Setup of run A:
==> flow/design.v (excerpt) <==
module sin_cos #(
	parameter	ASIZE	=	16,
	parameter	DSIZE	= 	16,
	parameter	RNUM	= 	16
)(
	input				clock 	,
	input [ASIZE-1:0]	angle   ,
	output[DSIZE-1:0]	cos		,
	output[DSIZE-1:0]	sin		
);
Size in the first run: about 8400 cells after synthesis, ~970 flip-flops, about 49 I/O pins, ~79000 um^2 of cells after synthesis.
clock: 5.7 ns
lec_check: 0
cap_margin: 20
core_margin: 2
core_utilization: 72
cts_cluster_diameter: 170
max_routing_layer: met4
place_density_lb_addon: 0.01
setup_slack_margin: 0.43
slew_margin: 40
run.sh (not shown) runs the stock make flow with config.mk's settings and CLKGATE_MAP_FILE=.
The final report for run A shows a completed flow and a layout that fails verification, specifically setup timing.
For run B, these inputs were changed with respect to run A:
# run A
export LEC_CHECK = 0
export CAP_MARGIN = 20
export CORE_MARGIN = 2
export CORE_UTILIZATION = 72
export CTS_CLUSTER_DIAMETER = 170
export MAX_ROUTING_LAYER = met4
export PLACE_DENSITY_LB_ADDON = 0.01
export SETUP_SLACK_MARGIN = 0.43
export SLEW_MARGIN = 40
create_clock -name core_clock -period 5.7 [get_ports {clock}]
# run B
export LEC_CHECK = 0
export CAP_MARGIN = 20
export CORE_MARGIN = 2
export CORE_UTILIZATION = 64
export SETUP_SLACK_MARGIN = -0.33
export SLEW_MARGIN = 20
create_clock -name core_clock -period 4.94 [get_ports {clock}]
==> results <==
The layout from run B, despite a flow that completed every stage, fails the layout checks, with the failing checks listed as setup timing.
The wire length of the first global-routing pass of run B falls short of that of run A by 3.6%.
Between run A and run B, the flow reports core region area increasing by more than 10%.
Hold slack: run A vs run B, no meaningful difference
Compared with run A, in run B sequential portion of the cell area lower, depth of the most critical reg-to-reg path higher, overall via count from detail_route lower, final cell count higher.
The highest metal layer used by the detailed router comes out met5 in one run and met4 in the other, namely in run B and run A respectively.

wip/umber:
sin_cos again, from the RTL that the note above started with.
Settings: LEC_CHECK=0, ABC_AREA=1, CAP_MARGIN=20, CORE_MARGIN=2, CORE_UTILIZATION=72, CTS_CLUSTER_SIZE=91, PLACE_DENSITY_LB_ADDON=0.28, SLEW_MARGIN=20; clock period 5.07 ns.
The flow completed for wip/umber, but it is not clean: the layout still shows negative setup slack.
Relative to wip/umber, the following input files were edited for wip/nickel:
Settings: clearing PLACE_DENSITY_LB_ADDON, which used to be 0.28; swapping 72 for 70 in CORE_UTILIZATION; clearing CTS_CLUSTER_SIZE, which used to be 91; putting SETUP_SLACK_MARGIN at 1.14 where nothing was set; swapping 5.07 for 6.55 in the clock period (ns, I/O delays scaled along).
--- outcome ---
wip/nickel closes out successfully: all stages finished, all timing, DRC and antenna checks passed. Summary of wip/nickel over wip/umber: count of clock buffers in the final design shows an increase of about 2.3%, final hold slack shows an increase of 0.056 ns. wip/nickel reports a higher die span in x than wip/umber does. Taking wip/nickel over wip/umber, the final area ratio works out to 0.920. The weighted congestion at the end of routability-driven global placement of wip/nickel is lower than that of wip/umber. wip/umber → wip/nickel: met3 global-route usage down 2.0 points; wire length down 16%.
### wip/nickel -> wip/pepper
Settings: SETUP_SLACK_MARGIN removed (was 1.14); PLACE_DENSITY newly set to 0.38; ABC_AREA removed (was 1); CORE_UTILIZATION changed from 70 to 72; the clock period (ns, I/O delays scaled along) changed from 6.55 to 4.83.
--- outcome ---
Changes observed in wip/pepper relative to wip/nickel: area overhead of the layout relative to synthesis rose by 8.5 points; worst-case hold slack fell by 0.054 ns; initial antenna violation count rose by 4.
Summary of wip/pepper over wip/nickel: via count now smaller, first-pass GRT wire length now smaller.
Every stage of wip/pepper finished as expected; the final checks, on the other hand, flagged negative setup slack, which means the layout fails.
The maximum cell stage delay along the critical path of wip/pepper is higher than that of wip/nickel.
Input changes introduced in wip/amber (baseline for comparison: wip/pepper):
Settings: putting SETUP_SLACK_MARGIN at 1.39 where nothing was set; clearing PLACE_DENSITY, which used to be 0.38; putting CTS_CLUSTER_SIZE at 74 where nothing was set; putting PLACE_DENSITY_LB_ADDON at 0.0 where nothing was set; swapping 4.83 for 5.63 in the clock period (ns, I/O delays scaled along).
## What came out
- wip/amber: all stages done; final checks FAILED (negative setup slack).
- Cell count along the critical path (lower): wip/pepper
- [compare] base=wip/pepper new=wip/amber: routed metal-1 wirelength went down; global-route wire length before repair lost about 5%.
- Number of buffers outside the clock class in the layout (wip/amber over wip/pepper): decrease, 272
- Diff wip/pepper -> wip/amber: final cell count shrank by about 2.6%; number of nets at the end of the flow shrank by about 2.5%.

== run 1 ==
Starting RTL as in the previous note.
==> flow/design.v (excerpt) <==
module sin_cos #(
	parameter	ASIZE	=	16,
	parameter	DSIZE	= 	16,
	parameter	RNUM	= 	16
)(
	input				clock 	,
	input [ASIZE-1:0]	angle   ,
	output[DSIZE-1:0]	cos		,
	output[DSIZE-1:0]	sin		
);
clock: 8.55 ns
lec_check: 0
cap_margin: 5
cell_pad_in_sites_detail_placement: 1
core_margin: 9
core_utilization: 54
cts_cluster_size: 38
gpl_routability_driven: 0
gpl_timing_driven: 0
slew_margin: 40
tns_end_percent: 50
The following lists how run 2 was set up differently from run 1:
- swapping 54 for 40 in CORE_UTILIZATION
- clearing TNS_END_PERCENT, which used to be 50
- clearing GPL_ROUTABILITY_DRIVEN, which used to be 0
- swapping 5 for 20 in CAP_MARGIN
- swapping 9 for 2 in CORE_MARGIN
- clearing GPL_TIMING_DRIVEN, which used to be 0
- clearing CTS_CLUSTER_SIZE, which used to be 38
- swapping 40 for 20 in SLEW_MARGIN
- clearing CELL_PAD_IN_SITES_DETAIL_PLACEMENT, which used to be 1
- swapping 8.55 for 3.76 in the clock period (ns, I/O delays scaled along)
[summary]
- Nothing crashed in run 2 and all stages finished; the problem is that the final layout failed, the offending checks being negative setup slack.
- Run 1 → run 2: synthesis-stage register bit count comparable, count of instantiated cells in the yosys netlist comparable.
- The end point of the critical path comes out Y_reg[29] in one run and X_reg[28] in the other, namely in run 2 and run 1 respectively.
- Compared with run 1, run 2 shows a higher share of the clock period used by the worst path.
## Diff of input files: run 3 against run 2
- PLACE_DENSITY_LB_ADDON newly set to 0.01
- CORE_UTILIZATION changed from 40 to 72
- SETUP_SLACK_MARGIN newly set to 1.69
- CTS_CLUSTER_DIAMETER newly set to 170
- the clock period (ns, I/O delays scaled along) changed from 3.76 to 5.7
==> results <==
- Final checks on run 3, whose flow otherwise completed, came back failing, citing negative setup slack.
- Number of nets in the final layout went down by a few percent going from run 2 to run 3.
- For the worst setup slack, run 3 came in 1830 ps higher than run 2 did.
Changes in run 4 relative to run 3:
- swapping 72 for 40 in CORE_UTILIZATION
- clearing CTS_CLUSTER_DIAMETER, which used to be 170
- clearing SETUP_SLACK_MARGIN, which used to be 1.69
- clearing PLACE_DENSITY_LB_ADDON, which used to be 0.01
- swapping 5.7 for 6.3 in the clock period (ns, I/O delays scaled along)
==> comparison <==
Run 4 went all the way through synthesis, placement and routing and the layout is clean on timing, DRC and antenna. Of the two values seen for capture point of the critical path, Y_reg[31] was produced by run 3 and Y_reg[28] by run 4. Total of clock buffers placed in the layout grows slightly when moving from run 3 to run 4. Area reported by Yosys stat: run 4 vs run 3 — no meaningful difference. Between run 3 and run 4, first-pass iteration count of the detailed router is higher for run 3, run 4 comes in under that. Compared to run 3, the routing of run 4 uses less wire. Looking at worst setup slack, run 4 sits above run 3. Comparing run 4 against run 3, there is no change at all in worst-case reg-to-reg path depth. Re final cell count: run 4 is 959 up on run 3. Comparing shortest period the worst path allows for run 3 and run 4, the bigger number came from run 3.
Setup changes, run 4 to run 5
- changing CORE_UTILIZATION from 40 to 62
- changing the clock period (ns, I/O delays scaled along) from 6.3 to 5.83
==> comparison <==
- In run 5 the implementation completed, yet the final layout does not meet the checks, the culprit being negative setup slack.
- | final standard cell area without fillers | run 5 vs run 4 | 2.3% higher |
- Mean routed wirelength per cell, run 5 and run 4: lower on run 4
- Run 4 has lower area of placed instances than run 5.
- Going from run 4 to run 5, overall die area saw a decrease.
- Diff run 4 -> run 5 | total met2 wirelength after detailed routing | increase of 3.5%
- Area growth from synthesis to layout came out higher on run 5 than on run 4.
- Global-route met2 utilization in run 5 is 20 points above run 4.
- Run 4 vs run 5, end point of the critical path: Y_reg[28] vs Y_reg[30]
